==> 12-07: inputs <==
==> flow/design.v (excerpt) <==
module ARM(
	input clk, rst,
	output [32 - 1:0] imem_addr,
	input [32 - 1:0] imem_data,
	output [32 - 1:0] dmem_addr,
	output [32 - 1:0] dmem_wdata,
	output dmem_read,
	output dmem_write,
	input [32 - 1:0] dmem_rdata,
	input dmem_ready
);
export LEC_CHECK = 0
export ABC_AREA = 1
export CAP_MARGIN = 0
export CELL_PAD_IN_SITES_DETAIL_PLACEMENT = 1
export CELL_PAD_IN_SITES_GLOBAL_PLACEMENT = 1
export CORE_ASPECT_RATIO = 0.57
export CORE_MARGIN = 9
export CORE_UTILIZATION = 40
export CTS_CLUSTER_DIAMETER = 209
export GPL_ROUTABILITY_DRIVEN = 0
export GPL_TIMING_DRIVEN = 1
export MIN_ROUTING_LAYER = met2
export PLACE_DENSITY_LB_ADDON = 0.23
export SLEW_MARGIN = 30
export TNS_END_PERCENT = 95
create_clock -name core_clock -period 14.3 [get_ports {clk}]
run.sh (not shown) runs the stock make flow with config.mk's settings and CLKGATE_MAP_FILE=.
==> 07-01: changes against 12-07 <==
Settings changed: ABC_AREA 1 to default, CAP_MARGIN 0 to 20, CELL_PAD_IN_SITES_DETAIL_PLACEMENT 1 to default, CELL_PAD_IN_SITES_GLOBAL_PLACEMENT 1 to default, CORE_ASPECT_RATIO 0.57 to default, CORE_MARGIN 9 to 2, CORE_UTILIZATION 40 to 50, CTS_CLUSTER_DIAMETER 209 to default, GPL_ROUTABILITY_DRIVEN 0 to default, GPL_TIMING_DRIVEN 1 to default, MIN_ROUTING_LAYER met2 to default, PLACE_DENSITY_LB_ADDON 0.23 to default, SETUP_SLACK_MARGIN from default to 2.75, SLEW_MARGIN 30 to 20, TNS_END_PERCENT 95 to default.
==> flow/constraint.sdc (replaced) <==
create_clock -name core_clock -period 11.0 [get_ports {clk}]
set_input_delay 2.2000 -clock core_clock [delete_from_list [all_inputs] [get_ports {clk}]]
set_output_delay 2.2000 -clock core_clock [all_outputs]
set_load 0.01 [all_outputs]
==> 08-06: changes against 12-07 <==
Settings changed: CAP_MARGIN 0 to 20, CELL_PAD_IN_SITES_DETAIL_PLACEMENT 1 to default, CELL_PAD_IN_SITES_GLOBAL_PLACEMENT 1 to default, CORE_ASPECT_RATIO 0.57 to default, CORE_MARGIN 9 to 2, CORE_UTILIZATION 40 to 72, CTS_CLUSTER_DIAMETER 209 to 348, CTS_CLUSTER_SIZE from default to 98, GPL_ROUTABILITY_DRIVEN 0 to default, GPL_TIMING_DRIVEN 1 to default, MIN_ROUTING_LAYER met2 to default, PLACE_DENSITY from default to 0.36, PLACE_DENSITY_LB_ADDON 0.23 to default, SLEW_MARGIN 30 to 20, TNS_END_PERCENT 95 to 10.
==> flow/constraint.sdc (replaced) <==
create_clock -name core_clock -period 10.7 [get_ports {clk}]
set_input_delay 2.1400 -clock core_clock [delete_from_list [all_inputs] [get_ports {clk}]]
set_output_delay 2.1400 -clock core_clock [all_outputs]
set_load 0.01 [all_outputs]
==> summary of the runs <==
07-01 never finished: it broke off in global routing (5_1_grt) (ODB-0269). 08-06 stopped in global routing (5_1_grt) on GRT-0232. 12-07 ended with an error in global routing (5_1_grt) on GRT-0116.
Against 12-07, the synthesized area of 07-01 is smaller by 1.3%.
The lowest die size belongs to 08-06, the highest to 12-07.
Synthesized cell count: 07-01 is smaller than 08-06 (about 17%).

========
==> trial 98 <==
Starting RTL as in the previous note.
export LEC_CHECK = 0
export CAP_MARGIN = 20
export CELL_PAD_IN_SITES_GLOBAL_PLACEMENT = 0
export CORE_MARGIN = 2
export CORE_UTILIZATION = 57
export CTS_CLUSTER_DIAMETER = 380
export CTS_CLUSTER_SIZE = 15
export PLACE_DENSITY_LB_ADDON = 0.1
export SETUP_SLACK_MARGIN = -0.52
export SLEW_MARGIN = 20
export TNS_END_PERCENT = 5
create_clock -name core_clock -period 15.4 [get_ports {clk}]
==> trial 81: changes against trial 98 <==
==> flow/config.mk (replaced) <==
export PLATFORM = sky130hd
export DESIGN_NAME = ARM
export DESIGN_NICKNAME = ARM
export VERILOG_FILES = /design/flow/design.v
export SDC_FILE = /design/flow/constraint.sdc
export NUM_CORES = 4
export LEC_CHECK = 0
export CAP_MARGIN = 20
export CORE_MARGIN = 2
export CORE_UTILIZATION = 50
export SETUP_SLACK_MARGIN = 2.86
export SLEW_MARGIN = 20
==> flow/constraint.sdc (replaced) <==
create_clock -name core_clock -period 11.0 [get_ports {clk}]
set_input_delay 2.2000 -clock core_clock [delete_from_list [all_inputs] [get_ports {clk}]]
set_output_delay 2.2000 -clock core_clock [all_outputs]
set_load 0.01 [all_outputs]
==> build 22: changes against trial 98 <==
==> flow/config.mk (replaced) <==
export PLATFORM = sky130hd
export DESIGN_NAME = ARM
export DESIGN_NICKNAME = ARM
export VERILOG_FILES = /design/flow/design.v
export SDC_FILE = /design/flow/constraint.sdc
export NUM_CORES = 4
export LEC_CHECK = 0
export CAP_MARGIN = 20
export CORE_MARGIN = 2
export CORE_UTILIZATION = 50
export SETUP_SLACK_MARGIN = -1.02
export SLEW_MARGIN = 20
export TNS_END_PERCENT = 40
==> flow/constraint.sdc (replaced) <==
create_clock -name core_clock -period 11.0 [get_ports {clk}]
set_input_delay 2.2000 -clock core_clock [delete_from_list [all_inputs] [get_ports {clk}]]
set_output_delay 2.2000 -clock core_clock [all_outputs]
set_load 0.01 [all_outputs]
==> out/qor.csv <==
stage,metric,value,unit
clock_tree,ctsResizeCount,515,
status,lastStage,global routing,
clock_tree,cts_setup_buffers,183,
synth,top_cell_area_share,20.6,%
floorplanning,die_height,347,microns
floorplanning,chip_area,120000,sq um
place,dp_slack,-3100,ps
place,routabilityCongestion,1.14,
clock_tree,cts_sinks,899,
place,place.detailed.instances,9694,
place,place_area,72600,sq um
status,outcome,aborted with a tool error,
place,place_hpwl,230000,microns
the above is filed under trial 81

==> out/qor.csv <==
stage,metric,value,unit
power_and_ir_drop,ir_drop,0.483,mV
place,place.detailed.instances,9696,
status,outcome,"complete, but fails checks",
floorplanning,chip_area,120000,sq um
power_and_ir_drop,seq_power,5.95,mW
floorplanning,io_pins,165,
sta,setup_viol,4,
job,drv_cap,0,
status,so_faults,setup timing,
worst_setup_path,crit_top_cell,buf_4,
synth,async_reset_ff_share,99.1,%
global_routing,grt_pass1_wl,448000,microns
place,place_area,72000,sq um
place,dp_slack,-3380,ps
clock_tree,cts_sinks,899,
place,place_hpwl,221000,microns
global_routing,grt_usage,50.4,%
sta,finalWorstSetupSlack,-2950,ps
global_routing,grt_max_degree,196,
the above is filed under build 22

==> out/qor.csv <==
stage,metric,value,unit
status,outcome,"complete, but fails checks",
status,so_faults,setup timing,
global_routing,antenna_found_initial,18,
synth,synthTopCellsByCount,"nand2_1 (932), nor2_1 (855), a21oi_1 (718)",
synth,top_cell_area_share,20.6,%
worst_setup_path,crit_top_cell,buf_4,
sta,setup_viol,4,
clock_tree,ctsResizeCount,57,
worst_setup_path,critical-path-max-stage-delay,510,ps
place,dp_slack,-1060,ps
place,place.detailed.instances,9296,
clock_tree,clockBufferDepth,3,
place,routabilityCongestion,1.17,
clock_tree,cts_setup_buffers,9,
global_routing,grt_pass1_vias,66400,
place,place_hpwl,213000,microns
power_and_ir_drop,p_int,10.6,mW
sta,finalWorstSetupSlack,-839,ps
clock_tree,cts_sinks,899,
the above is filed under trial 98


========
==> 03-27 <==
Starting RTL as in the previous note.
export LEC_CHECK = 0
export CAP_MARGIN = 10
export CELL_PAD_IN_SITES_DETAIL_PLACEMENT = 0
export CELL_PAD_IN_SITES_GLOBAL_PLACEMENT = 2
export CORE_MARGIN = 2
export CORE_UTILIZATION = 40
export CTS_CLUSTER_DIAMETER = 286
export CTS_CLUSTER_SIZE = 89
export GPL_ROUTABILITY_DRIVEN = 0
export HOLD_SLACK_MARGIN = 0.08
export MAX_ROUTING_LAYER = met4
export MIN_ROUTING_LAYER = met2
export PLACE_DENSITY = 0.53
export SETUP_SLACK_MARGIN = -0.15
export SLEW_MARGIN = 35
export TNS_END_PERCENT = 10
create_clock -name core_clock -period 13.3 [get_ports {clk}]
==> inputs of 05-07, as changes to 03-27 <==
Settings changed: ABC_AREA from default to 1, CAP_MARGIN 10 to 20, CELL_PAD_IN_SITES_DETAIL_PLACEMENT 0 to default, CELL_PAD_IN_SITES_GLOBAL_PLACEMENT 2 to default, CORE_UTILIZATION 40 to 72, CTS_CLUSTER_DIAMETER 286 to 362, CTS_CLUSTER_SIZE 89 to 31, GPL_ROUTABILITY_DRIVEN 0 to default, HOLD_SLACK_MARGIN 0.08 to 0.3, MAX_ROUTING_LAYER met4 to default, MIN_ROUTING_LAYER met2 to default, PLACE_DENSITY 0.53 to default, PLACE_DENSITY_LB_ADDON from default to 0.01, SETUP_SLACK_MARGIN -0.15 to 3.59, SLEW_MARGIN 35 to 20, TNS_END_PERCENT 10 to default.
==> flow/constraint.sdc (replaced) <==
create_clock -name core_clock -period 13.4 [get_ports {clk}]
set_input_delay 2.6800 -clock core_clock [delete_from_list [all_inputs] [get_ports {clk}]]
set_output_delay 2.6800 -clock core_clock [all_outputs]
set_load 0.01 [all_outputs]
==> inputs of 02-13, as changes to 03-27 <==
Settings changed: CAP_MARGIN 10 to 20, CELL_PAD_IN_SITES_DETAIL_PLACEMENT 0 to default, CELL_PAD_IN_SITES_GLOBAL_PLACEMENT 2 to default, CORE_UTILIZATION 40 to 58, CTS_CLUSTER_DIAMETER 286 to default, CTS_CLUSTER_SIZE 89 to default, GPL_ROUTABILITY_DRIVEN 0 to default, HOLD_SLACK_MARGIN 0.08 to default, MAX_ROUTING_LAYER met4 to default, MIN_ROUTING_LAYER met2 to default, PLACE_DENSITY 0.53 to default, SETUP_SLACK_MARGIN -0.15 to default, SLEW_MARGIN 35 to 20, TNS_END_PERCENT 10 to 5.
==> flow/constraint.sdc (replaced) <==
create_clock -name core_clock -period 13.4 [get_ports {clk}]
set_input_delay 2.6800 -clock core_clock [delete_from_list [all_inputs] [get_ports {clk}]]
set_output_delay 2.6800 -clock core_clock [all_outputs]
set_load 0.01 [all_outputs]
==> run_results.csv <==
group,metric,value,unit
grt,met1_usage,0.889,
run_status,status,"stopped before the end",
grt,groute.layer.met3.usage,0.815,
run_status,failed_stage,"5_1_grt",
logic_synthesis,top_logic_kind,"simple AND/OR/NAND/NOR gates",
clocking,post-cts-setup-buffer-count,139,
placed_design,dpl_worst_slack,-0.246,ns
placed_design,detailed_place.area,0.0654,sq mm
logic_synthesis,post_synth_and_or_nand_nor_area_fraction,0.278,
logic_synthesis,synth.cell_area,0.0595,sq mm
die,initCoreUtil,0.726,
logic_synthesis,post_synth_inst_count,8579,
run_status,first-error,"[ERROR GRT-0232] Routing congestion too high. Check the congestion heatmap in the GUI.",
logic_synthesis,synth.distinct_cells,71,
(the above is from 05-07)
==> run_results.csv <==
group,metric,value,unit
placed_design,detailed_place.area,0.0712,sq mm
logic_synthesis,post_synth_inst_count,7134,
die,initCoreUtil,0.403,
logic_synthesis,syn_nets,7336,
run_status,first-error,"[ERROR GRT-0116] Global routing finished with congestion. Check the congestion regions in the DRC Viewer.",
logic_synthesis,post_synth_and_or_nand_nor_area_fraction,0.190,
grt,met1_usage,0,
grt,busiest_layer,"met3",
grt,groute.layer.met3.usage,0.895,
run_status,failed_stage,"5_1_grt",
logic_synthesis,top_logic_kind,"AND-OR/OR-AND gates",
placed_design,final_hpwl_from_detailed_placement,219,mm
run_status,status,"stopped before the end",
logic_synthesis,yosys-stat-cells,7134,
logic_synthesis,synth.cell_area,0.0587,sq mm
placed_design,dpl.cell_count,9948,
die,die-area,0.150,sq mm
logic_synthesis,yosys-stat-area,0.0587,sq mm
(the above is from 03-27)
==> run_results.csv <==
group,metric,value,unit
logic_synthesis,top_logic_kind,"AND-OR/OR-AND gates",
placed_design,dpl_worst_slack,-2.16,ns
die,initCoreUtil,0.586,
clocking,root_buffer,"sky130_fd_sc_hd__clkbuf_16",
logic_synthesis,synth.distinct_cells,124,
sta,post-route-worst-setup-slack,-1.73,ns
sta,setup_violations,4,
logic_synthesis,synth-warning-count,16,
logic_synthesis,synth.cell_area,0.0587,sq mm
placed_design,detailed_place.area,0.0707,sq mm
clocking,post-cts-setup-buffer-count,17,
logic_synthesis,post_synth_and_or_nand_nor_area_fraction,0.190,
route,wl_met2,122,mm
grt,met1_usage,0.687,
run_status,status,"finished with violations",
run_status,failed_layout_checks,"negative setup slack",
grt,groute.layer.met3.usage,0.291,
worst_setup_path,setup.worst_path.end,"StatusRegister.out[2]$_DFFE_NP0P_",
(the above is from 02-13)
Power figures rest on the tool's default switching activity, not on a simulated workload.
